## adaptive_pe
module adaptive_pe #(
    parameter integer MAX_WIDTH = 64,
    parameter integer MAX_ACC_WIDTH = 20   
)(
    input  wire                         clk,
    input  wire                         reset,
    input  wire                         ce,
    input  wire                         accumulate,
    input  wire                         test_mode,
    input  wire [2:0]                   precision_mode,
    input  wire [MAX_WIDTH-1:0]         weight_in,
    input  wire [MAX_WIDTH-1:0]         activation_in,
    input  wire [MAX_WIDTH-1:0]         mask_in,
    output reg  [MAX_ACC_WIDTH-1:0]     accumulated_sum,
    output wire                         clock_gated,
    output wire                         computation_skipped,
    output wire [2:0]                   active_precision   
);
make LEC_CHECK=0 CAP_MARGIN=20 CORE_MARGIN=3 CORE_UTILIZATION=56 CTS_CLUSTER_DIAMETER=241 GPL_TIMING_DRIVEN=1 PLACE_DENSITY_LB_ADDON=0.25 SLEW_MARGIN=20 TNS_END_PERCENT=45 finish   # period 10.8 ns
run.sh (not shown) runs the stock make flow with config.mk's settings and CLKGATE_MAP_FILE=.
The baseline ran to the end with violations: setup timing.
Rerun with:
- CORE_MARGIN: 3 -> 2
- CORE_UTILIZATION: 56 -> 40
- CTS_CLUSTER_DIAMETER: 241 -> not set
- GPL_TIMING_DRIVEN: 1 -> not set
- PLACE_DENSITY_LB_ADDON: 0.25 -> not set
- TNS_END_PERCENT: 45 -> not set
- clock period: 10.8 -> 13.0 ns (I/O delays scaled with it)
What happened: With this change the flow completed without violations; via count fell by 12%; sequential share of layout area rose by 0.13 points.
Rerun with:
- CAP_MARGIN: 20 -> 40
- CORE_UTILIZATION: 40 -> 72
- CTS_CLUSTER_DIAMETER: not set -> 276
- CTS_CLUSTER_SIZE: not set -> 100
- HOLD_SLACK_MARGIN: not set -> 0.24
- PLACE_DENSITY: not set -> 0.79
- TNS_END_PERCENT: not set -> 5
The new run passed the timing, design-rule and antenna checks.
Design area goes down by 3.1%.
Routed wire length goes down by 9.9%.
Register-to-register slack degrades by 130 ps.
Setup slack degrades by 120 ps.
Global-route usage goes up by 21 points.
Area after synthesis does not change.
Non-clock buffer count goes down by 86.
Rerun with:
- CAP_MARGIN: 40 -> 20
- CORE_UTILIZATION: 72 -> 40
- CTS_CLUSTER_DIAMETER: 276 -> not set
- CTS_CLUSTER_SIZE: 100 -> not set
- HOLD_SLACK_MARGIN: 0.24 -> not set
- PLACE_DENSITY: 0.79 -> not set
- TNS_END_PERCENT: 5 -> not set
- clock period: 13.0 -> 12.8 ns (I/O delays scaled with it)
After rerunning:
- The changed run completed without violations
- register-to-register slack gets worse by 90 ps
- synthesized cell count does not change
- wire length rises by 10%
- final area rises by 4.1%
- hold slack gets worse by 4.7 ps
- worst setup slack gets better by 160 ps
- core utilization falls by 35 points
- count of clock-buffer cells in the layout stays the same
- first-iteration DRC count falls by 34%

* * *

Starting RTL as in the previous note.
Settings: LEC_CHECK=0, CAP_MARGIN=20, CORE_MARGIN=2, CORE_UTILIZATION=65, CTS_CLUSTER_DIAMETER=276, CTS_CLUSTER_SIZE=100, HOLD_SLACK_MARGIN=0.24, SLEW_MARGIN=20, TNS_END_PERCENT=5; clock period 13.0 ns.
Next try:
Settings changed: ABC_AREA from default to 1, CORE_UTILIZATION 65 to 40, CTS_CLUSTER_DIAMETER 276 to 350, CTS_CLUSTER_SIZE 100 to default, GPL_ROUTABILITY_DRIVEN from default to 0, HOLD_SLACK_MARGIN 0.24 to default, MAX_ROUTING_LAYER from default to met4, MIN_ROUTING_LAYER from default to met2, SETUP_SLACK_MARGIN from default to 2.25, TNS_END_PERCENT 5 to 75.
Result: This time the run did not get past 5_1_grt on GRT-0116. Die size grows by 69%. Synthesized area grows by 4.6%. Synthesized cell count grows by 20%.
Next try:
Settings changed: ABC_AREA 1 to default, CORE_UTILIZATION 40 to 72, CTS_CLUSTER_DIAMETER 350 to 323, CTS_CLUSTER_SIZE from default to 41, GPL_ROUTABILITY_DRIVEN 0 to default, MIN_ROUTING_LAYER met2 to default, SETUP_SLACK_MARGIN 2.25 to default, TNS_END_PERCENT 75 to default.
Clock period 13.0 ns to 11.5 ns, I/O delays scaled along.
Effect: The new run died in 5_1_grt with GRT-0232; die area falls by 46%; synthesized cell count falls by 17%; synthesized area came out lower by 4.4%.
Next try:
Settings changed: CTS_CLUSTER_DIAMETER 323 to 215, MAX_ROUTING_LAYER met4 to default, PLACE_DENSITY from default to 0.36.
=>
- The new run aborted during 5_1_grt, error GRT-0232
- synthesized area is unchanged
- die area is unchanged
- synthesized cell count stays the same
Next try:
Settings changed: CORE_UTILIZATION 72 to 15, CTS_CLUSTER_DIAMETER 215 to default, CTS_CLUSTER_SIZE 41 to default, PLACE_DENSITY 0.36 to default.
Clock period 11.5 ns to 13.3 ns, I/O delays scaled along.
=>
- With this change the flow completed with no timing, DRC or antenna violations
- synthesized area does not change
- die size came out higher to 4.7 times its value
- synthesized cell count is unchanged
Next try:
Settings changed: CORE_UTILIZATION 15 to 66, SETUP_SLACK_MARGIN from default to 2.09.
Clock period 13.3 ns to 8.38 ns, I/O delays scaled along.
Result: This time the run reached the layout checks and failed them: setup timing. Synthesized cell count is unchanged. Design area goes up by 6.4%. Global-route usage goes up by 40 points.

* * *

== run 1 ==
The RTL this note starts from:
==> flow/design.v <==
`timescale 1ns / 1ps
module sparse_detector #(
    parameter WORD_SIZE = 64
)(
    input  wire [WORD_SIZE-1:0] data_in,
    output wire                 is_zero,     
    output wire                 is_sparse    
);
    assign is_zero = (data_in == {WORD_SIZE{1'b0}});
    function integer count_ones;
        input [WORD_SIZE-1:0] v;
        integer i, cnt;
        begin
            cnt = 0;
            for (i = 0; i < WORD_SIZE; i = i + 1)
                cnt = cnt + v[i];
            count_ones = cnt;
        end
    endfunction
    wire [6:0] ones_count = count_ones(data_in);
    assign is_sparse = (ones_count < (WORD_SIZE / 10));
endmodule
`timescale 1ns / 1ps
module adaptive_pe #(
    parameter integer MAX_WIDTH = 64,
    parameter integer MAX_ACC_WIDTH = 20   
)(
    input  wire                         clk,
    input  wire                         reset,
    input  wire                         ce,
    input  wire                         accumulate,
    input  wire                         test_mode,
    input  wire [2:0]                   precision_mode,
    input  wire [MAX_WIDTH-1:0]         weight_in,
    input  wire [MAX_WIDTH-1:0]         activation_in,
    input  wire [MAX_WIDTH-1:0]         mask_in,
    output reg  [MAX_ACC_WIDTH-1:0]     accumulated_sum,
    output wire                         clock_gated,
    output wire                         computation_skipped,
    output wire [2:0]                   active_precision   
);
    reg [6:0] active_bits;       
    reg [5:0] parallel_ops;      
    reg [8:0] max_value;         
    always @(*) begin
        case (precision_mode)
            3'b000: begin   
                active_bits = 7'd64;
                parallel_ops = 6'd64;
                max_value = 9'd1;
            end
            3'b001: begin   
                active_bits = 7'd64;
                parallel_ops = 6'd32;
                max_value = 9'd3;
            end
            3'b010: begin   
                active_bits = 7'd64;
                parallel_ops = 6'd16;
                max_value = 9'd15;
            end
            3'b011: begin   
                active_bits = 7'd64;
                parallel_ops = 6'd8;
                max_value = 9'd255;
            end
            default: begin   
                active_bits = 7'd64;
                parallel_ops = 6'd64;
                max_value = 9'd1;
            end
        endcase
    end
    assign active_precision = precision_mode;
    wire weight_is_zero, activation_is_zero;
    wire weight_is_sparse, activation_is_sparse;
    sparse_detector #(
        .WORD_SIZE(MAX_WIDTH)
    ) weight_detector (
        .data_in(weight_in),
        .is_zero(weight_is_zero),
        .is_sparse(weight_is_sparse)
    );
    sparse_detector #(
        .WORD_SIZE(MAX_WIDTH)
    ) activation_detector (
        .data_in(activation_in),
        .is_zero(activation_is_zero),
        .is_sparse(activation_is_sparse)
    );
    wire skip_compute = weight_is_zero || activation_is_zero;
    assign computation_skipped = skip_compute && ce;
    wire pe_enable = ce && !skip_compute;
    wire acc_enable = pe_enable || test_mode;
    assign clock_gated = !pe_enable;
    reg [MAX_ACC_WIDTH-1:0] compute_result;
    always @(*) begin
        case (precision_mode)
            3'b000: compute_result = compute_1bit();
            3'b001: compute_result = compute_2bit();
            3'b010: compute_result = compute_4bit();
            3'b011: compute_result = compute_8bit();
            default: compute_result = {MAX_ACC_WIDTH{1'b0}};
        endcase
    end
    function [MAX_ACC_WIDTH-1:0] compute_1bit;
        reg [MAX_WIDTH-1:0] xnor_result;
        integer i, count;
        begin
            xnor_result = ~(weight_in ^ activation_in) & mask_in;
            count = 0;
            for (i = 0; i < MAX_WIDTH; i = i + 1) begin
                count = count + xnor_result[i];
            end
            compute_1bit = count[MAX_ACC_WIDTH-1:0];
        end
    endfunction
    function [MAX_ACC_WIDTH-1:0] compute_2bit;
        integer i;
        reg [1:0] w, a;
        reg [3:0] product;
        integer sum;
        begin
            sum = 0;
            for (i = 0; i < 32; i = i + 1) begin
                w = weight_in[i*2 +: 2];
                a = activation_in[i*2 +: 2];
                product = w * a;   
                sum = sum + product;
            end
            compute_2bit = sum[MAX_ACC_WIDTH-1:0];
        end
    endfunction
    function [MAX_ACC_WIDTH-1:0] compute_4bit;
        integer i;
        reg [3:0] w, a;
        reg [7:0] product;
        integer sum;
        begin
            sum = 0;
            for (i = 0; i < 16; i = i + 1) begin
                w = weight_in[i*4 +: 4];
                a = activation_in[i*4 +: 4];
                product = w * a;   
                sum = sum + product;
            end
            compute_4bit = sum[MAX_ACC_WIDTH-1:0];
        end
    endfunction
    function [MAX_ACC_WIDTH-1:0] compute_8bit;
        integer i;
        reg [7:0] w, a;
        reg [15:0] product;
        integer sum;
        begin
            sum = 0;
            for (i = 0; i < 8; i = i + 1) begin
                w = weight_in[i*8 +: 8];
                a = activation_in[i*8 +: 8];
                product = w * a;   
                sum = sum + product;
            end
            compute_8bit = sum[MAX_ACC_WIDTH-1:0];
        end
    endfunction
    always @(posedge clk or posedge reset) begin
        if (reset) begin
            accumulated_sum <= {MAX_ACC_WIDTH{1'b0}};
        end else if (acc_enable) begin
            if (!accumulate) begin
                accumulated_sum <= {MAX_ACC_WIDTH{1'b0}};
            end else begin
                accumulated_sum <= accumulated_sum + compute_result;
            end
        end
    end
endmodule
make LEC_CHECK=0 ABC_AREA=1 CAP_MARGIN=20 CORE_MARGIN=2 CORE_UTILIZATION=72 CTS_CLUSTER_DIAMETER=227 CTS_CLUSTER_SIZE=75 HOLD_SLACK_MARGIN=0.3 MAX_ROUTING_LAYER=met4 PLACE_DENSITY_LB_ADDON=0.01 SETUP_SLACK_MARGIN=-0.55 SLEW_MARGIN=20 finish   # period 6.57 ns
FAIL run 1 @ global routing: tool exited with error
### run 1 -> run 2
- HOLD_SLACK_MARGIN: 0.3 -> unset
- PLACE_DENSITY_LB_ADDON: 0.01 -> unset
- SETUP_SLACK_MARGIN: -0.55 -> unset
- CTS_CLUSTER_DIAMETER: 227 -> unset
- PLACE_DENSITY: unset -> 0.67
- TNS_END_PERCENT: unset -> 5
- CTS_CLUSTER_SIZE: 75 -> 62
- ABC_AREA: 1 -> unset
- the clock period (ns, I/O delays scaled along): 6.57 -> 11.2
==> results <==
Although run 2 finished all stages, its layout failed final checks on max-capacitance violations, max-slew violations, negative setup slack. Die area | run 2 < run 1. Run 2 against run 1: cell count after placement moved down, yosys stat chip area fell about 4.4%.
Relative to run 2, the following input files were edited for run 3:
- clearing MAX_ROUTING_LAYER, which used to be met4
- clearing PLACE_DENSITY, which used to be 0.67
- clearing TNS_END_PERCENT, which used to be 5
- swapping 62 for 34 in CTS_CLUSTER_SIZE
- swapping 11.2 for 11.5 in the clock period (ns, I/O delays scaled along)
Results
Reported for run 3 and run 2, synthesized cell area turned out identical to the last digit. No final results exist for run 3, since it was stopped by error GRT-0232 during global routing. The routability-driven placement congestion ratio number comes out lower for run 3 vs run 2. Post-placement cell area: run 3 lower than run 2. Per the comparison of run 3 with run 2, setup fix buffers added after clock tree synthesis up 41; number of cells in the design after placement saw a decrease.
> inputs changed (run 3 -> run 4)
- CTS_CLUSTER_SIZE: 34 -> 41
- PLACE_DENSITY_LB_ADDON: unset -> 0.22
Results
- Run status, run 4: aborted in global routing, error GRT-0116
- Post-cts sizing count ends up lower on run 3.
- Diff run 4..run 3 | sequential fraction of the synthesis area | unchanged
- Delta (run 4 minus run 3): core utilization before placement roughly the same; setup slack after placement higher.
- In run 4, the HPWL reported at the end of detailed placement came out 7.0% above the value in run 3.
- Going from run 3 to run 4, area of the die neither gained nor lost much, synthesized cell count neither gained nor lost much.
#### Input delta (run 5 over run 4)
- MAX_ROUTING_LAYER newly set to met4
- PLACE_DENSITY_LB_ADDON removed (was 0.22)
- CTS_CLUSTER_SIZE changed from 41 to 34
- the clock period (ns, I/O delays scaled along) changed from 11.5 to 11.2
==> comparison <==
- Run 5 did not finish; the tool stopped in global routing with error GRT-0232.
- Hold-fix buffer count after cts came out exactly the same in run 4 and run 5.
- Reported for run 4 and run 5, number of synthesized flops with an enable pin turned out identical to the last digit.
- Run 5 vs run 4 on total cell area at the placement stage: run 5 is the higher one.
- Reported for run 4 and run 5, count of port buffers added during placement turned out identical to the last digit.
- Relative to run 4, the half-perimeter wire length after detailed placement of run 5 is lower by about 4.6%.
- Compared with run 4, run 5 shows a weighted congestion reported at the end of routability-driven placement that is about 3% higher.
- Re cell count after synthesis: no difference whatsoever between run 4 and run 5.
## Diff of input files: run 6 against run 5
- MAX_ROUTING_LAYER: met4 -> unset
- CORE_UTILIZATION: 72 -> 67
- CTS_CLUSTER_SIZE: 34 -> 41
- the clock period (ns, I/O delays scaled along): 11.2 -> 11.5
Results
- Run 6: complete, dirty (negative setup slack)
- Summary of run 6 over run 5: net count after synthesis closely matched the old numbers; placer congestion estimate decreased by 8.2% relative to the old numbers; number of top-level pins closely matched the old numbers.
- Run 6 vs. run 5: count of input and output buffers neither gained nor lost much; mapped cell area shows no meaningful change.
